Setup of run A:
// SIGNAL_GENERATOR_ANALYZER
module SIGNAL_GENERATOR_ANALYZER
(
	input CLK_100MHz,
	input rst,
	output logic [15:0] MUAFR_MOSI_P,
	output [15:0] MUAFR_MOSI_N,
	input  logic [15:0] MUAFR_MISO_P,
	input  logic [15:0] MUAFR_MISO_N,
	input enable_generate,
	output logic [15:0] status_wire,
	output [15:0] status_gen
);
logic kz;
logic kz_P;
logic kz_N;
logic [15: 0] status_gen_P;
logic [15: 0] status_gen_N;
assign status_gen [15: 0] = status_gen_P [15: 0] & status_gen_N [15: 0];
assign kz = kz_N & kz_P;
localparam cnt_ETALON_GEN_min = 20;
localparam cnt_ETALON_GEN_max = 250;
assign MUAFR_MOSI_N [15: 0]  = ~ MUAFR_MOSI_P [15: 0];
localparam ITERATION = 102;
logic [2: 0] prev_flag_signal_P;
logic [7: 0] cnt_kz_signal_P;
logic [7: 0] cnt_kz_signal_N;
logic [15: 0] fail;
logic [3: 0] j;
logic flag_signal_P;
logic [9: 0] cnt_true_channel [15: 0];
logic [9: 0] cnt_status_true;
wire [8:0] test_cnt_1 [15: 0];
wire [8:0] test_cnt_0 [15: 0];
genvar i;
generate
	for (i = 0; i < 16; i = i + 1)
	begin : generator
		wire [11:0] full_cnt_1;
		wire [11:0] full_cnt_0;
		SIGNAL_GENERATOR_ANALYZER_ONE_WIRE signal_generator_analyzer_one_wire
		(
			.CLK_100MHz(CLK_100MHz),
			.rst(rst),
			.enable_generate(enable_generate),
			.MUAFR_MISO_P(MUAFR_MISO_P[i]),
			.MUAFR_MISO_N(MUAFR_MISO_N[i]),
			.test_cnt_1(full_cnt_1),
			.test_cnt_0(full_cnt_0)
		);
		assign test_cnt_1[i] = full_cnt_1[8:0];
		assign test_cnt_0[i] = full_cnt_0[8:0];
	always @(posedge CLK_100MHz)
	if (rst)
		status_gen_P [i] <= 0;
	else if (enable_generate == 0)
		if ((test_cnt_1 [i] > cnt_ETALON_GEN_min - 1) & (test_cnt_1 [i] < cnt_ETALON_GEN_max + 1))
			status_gen_P [i] <= 1;
		else
			status_gen_P [i] <= 0;
	always @(posedge CLK_100MHz)
	if (rst)
		status_gen_N [i] <= 0;
	else if (enable_generate == 0)
		if ((test_cnt_0 [i] > cnt_ETALON_GEN_min - 1) & (test_cnt_0 [i] < cnt_ETALON_GEN_max + 1))
			status_gen_N [i] <= 1;
		else
			status_gen_N [i] <= 0;
	end
endgenerate
integer k;
always @(posedge CLK_100MHz)
begin
	if (rst)
	begin
		MUAFR_MOSI_P <= 16'h0;
		prev_flag_signal_P <= 3'b0;
		cnt_kz_signal_P <= 0;
		cnt_kz_signal_N <= 0;
		kz_P <= 0;
		kz_N <= 0;
		fail <= 16'hFFFF;
		j <= 0;
  ...
For scale: roughly 6700 cells after synthesis, ~1200 flip-flops.
Settings: LEC_CHECK=0, ABC_AREA=1, CAP_MARGIN=30, CORE_MARGIN=2, CORE_UTILIZATION=72, CTS_CLUSTER_DIAMETER=396, CTS_CLUSTER_SIZE=13, PLACE_DENSITY_LB_ADDON=0.25, SETUP_SLACK_MARGIN=-0.24, SLEW_MARGIN=20; clock period 4.62 ns.
run.sh (not shown) runs the stock make flow with config.mk's settings and CLKGATE_MAP_FILE=.
[flow] run A | stages: complete | final checks: fail | reason: negative setup slack
diff inputs: run A => run B
Settings: PLACE_DENSITY_LB_ADDON no longer set, was 0.25; SETUP_SLACK_MARGIN no longer set, was -0.24; CTS_CLUSTER_DIAMETER no longer set, was 396; CTS_CLUSTER_SIZE no longer set, was 13; CAP_MARGIN now 20, was 30; ABC_AREA no longer set, was 1; CORE_UTILIZATION now 45, was 72; the clock period (ns, I/O delays scaled along) now 5.22, was 4.62.
- Diff run A -> run B | share of cell area taken by flip-flops and latches | decrease of 0.76 points
- Status run B: flow complete, layout not clean - negative setup slack
- Measured against each other, run B and run A differ in pre-CTS setup slack, the higher figure coming from run B.
- Taking run A as the reference, in run B worst reg2reg path depth saw a decrease; worst setup slack now larger.
Setup changes, run B to run C
Settings: CORE_ASPECT_RATIO newly set to 0.91; ABC_AREA newly set to 1; CORE_UTILIZATION changed from 45 to 72; CTS_CLUSTER_SIZE newly set to 31; CTS_CLUSTER_DIAMETER newly set to 25; SETUP_SLACK_MARGIN newly set to 1.44; PLACE_DENSITY_LB_ADDON newly set to 0.2; the clock period (ns, I/O delays scaled along) changed from 5.22 to 4.99.
- Finished, but not clean: run C, with negative setup slack.
- Run C vs. run B: share of total power consumed by net switching moved up, total buffers and inverters traversed by the critical path grew by 1, sequential power increased by about 5% relative to the old numbers.
- | design area | lower: run B |
- The met2 track demand over resource number comes out higher for run C vs run B.
- Going from run B to run C, first-iteration DRC count saw an increase, total cell area reported by yosys after synthesis saw an increase.
Modified inputs, run D compared to run C
Settings: SETUP_SLACK_MARGIN: 1.44 -> 1.45; CTS_CLUSTER_DIAMETER: 25 -> unset; PLACE_DENSITY_LB_ADDON: 0.2 -> unset; CORE_ASPECT_RATIO: 0.91 -> unset; CTS_CLUSTER_SIZE: 31 -> unset; ABC_AREA: 1 -> unset; CORE_UTILIZATION: 72 -> 57; the clock period (ns, I/O delays scaled along): 4.99 -> 4.98.
### Flow results
Measured against each other, run C and run D differ in global-route usage over all layers, the higher figure coming from run C. Of the two values seen for critical setup path kind, reg2reg was produced by run D and in2reg by run C. The layout from run D, despite a flow that completed every stage, fails the layout checks, with the failing checks listed as negative setup slack. Diff run C -> run D: clock network fraction of total power fell 13 points; setup slack of the worst register-to-register path fell 410 ps; post-cts hold-fix buffer tally about even; clock skew fell 22 ps; final count of negative-setup-slack endpoints rose 10. Taking run C as the reference, in run D internal power summed over all cells fell 0.0055 W; post-synthesis adder-cell area fraction rose 0.16 points; post-route fraction of the period consumed by the critical path rose 8.1 points; non-clock buffer count fell 14.
Here is what was changed in the inputs of run E compared with run D.
Settings: SETUP_SLACK_MARGIN changed from 1.45 to 2.6; CORE_UTILIZATION changed from 57 to 40; CELL_PAD_IN_SITES_GLOBAL_PLACEMENT newly set to 3; CTS_CLUSTER_DIAMETER newly set to 142; the clock period (ns, I/O delays scaled along) changed from 4.98 to 10.0.
==> comparison <==
Of run D and run E, just one finished clean: run E. Finished, but not clean: run D, with negative setup slack. The higher part of the cycle the worst path needs of run D and run E is in run D. Looking at kind of critical path, the in2reg result is from run E; the reg2reg one comes from run D. The number of cell rows in run E is 1.19 times that in run D. Wire length of the first global-routing pass of run E exceeds that of run D by more than 10%. Synthesized cell count came out exactly the same in run D and run E. Summary of run E over run D: worst setup skew after layout shows an increase of 8.6 ps, non-clock buffer count shows a reduction of 57. Comparing run D and run E, the lower final setup violation count was measured on run E.
The inputs of run F differ from those of run E as listed below.
Settings: clearing SETUP_SLACK_MARGIN, which used to be 2.6; clearing CTS_CLUSTER_DIAMETER, which used to be 142; clearing CELL_PAD_IN_SITES_GLOBAL_PLACEMENT, which used to be 3; swapping 10.0 for 8.32 in the clock period (ns, I/O delays scaled along).
### Flow results
- Cell area, run E and run F: smaller value in run F
- Looking at run E and run F, the maximum clock insertion buffer count is a wash.
- Against run E, power density of the placed cells in run F rose by more than 10%.
- On hold buffer count at cts, run E and run F are neck and neck.
- Final cell count without fillers: run F vs run E, no meaningful difference
- Clock-cell share of area, run E and run F, higher one = run E.
- Taking run F as 1.0, run E lands at 0.826 on largest vdd supply drop.
- All of run E and run F finish clean.
- met3 wire length sits higher in run F than in run E.
Power figures rest on the tool's default switching activity, not on a simulated workload.
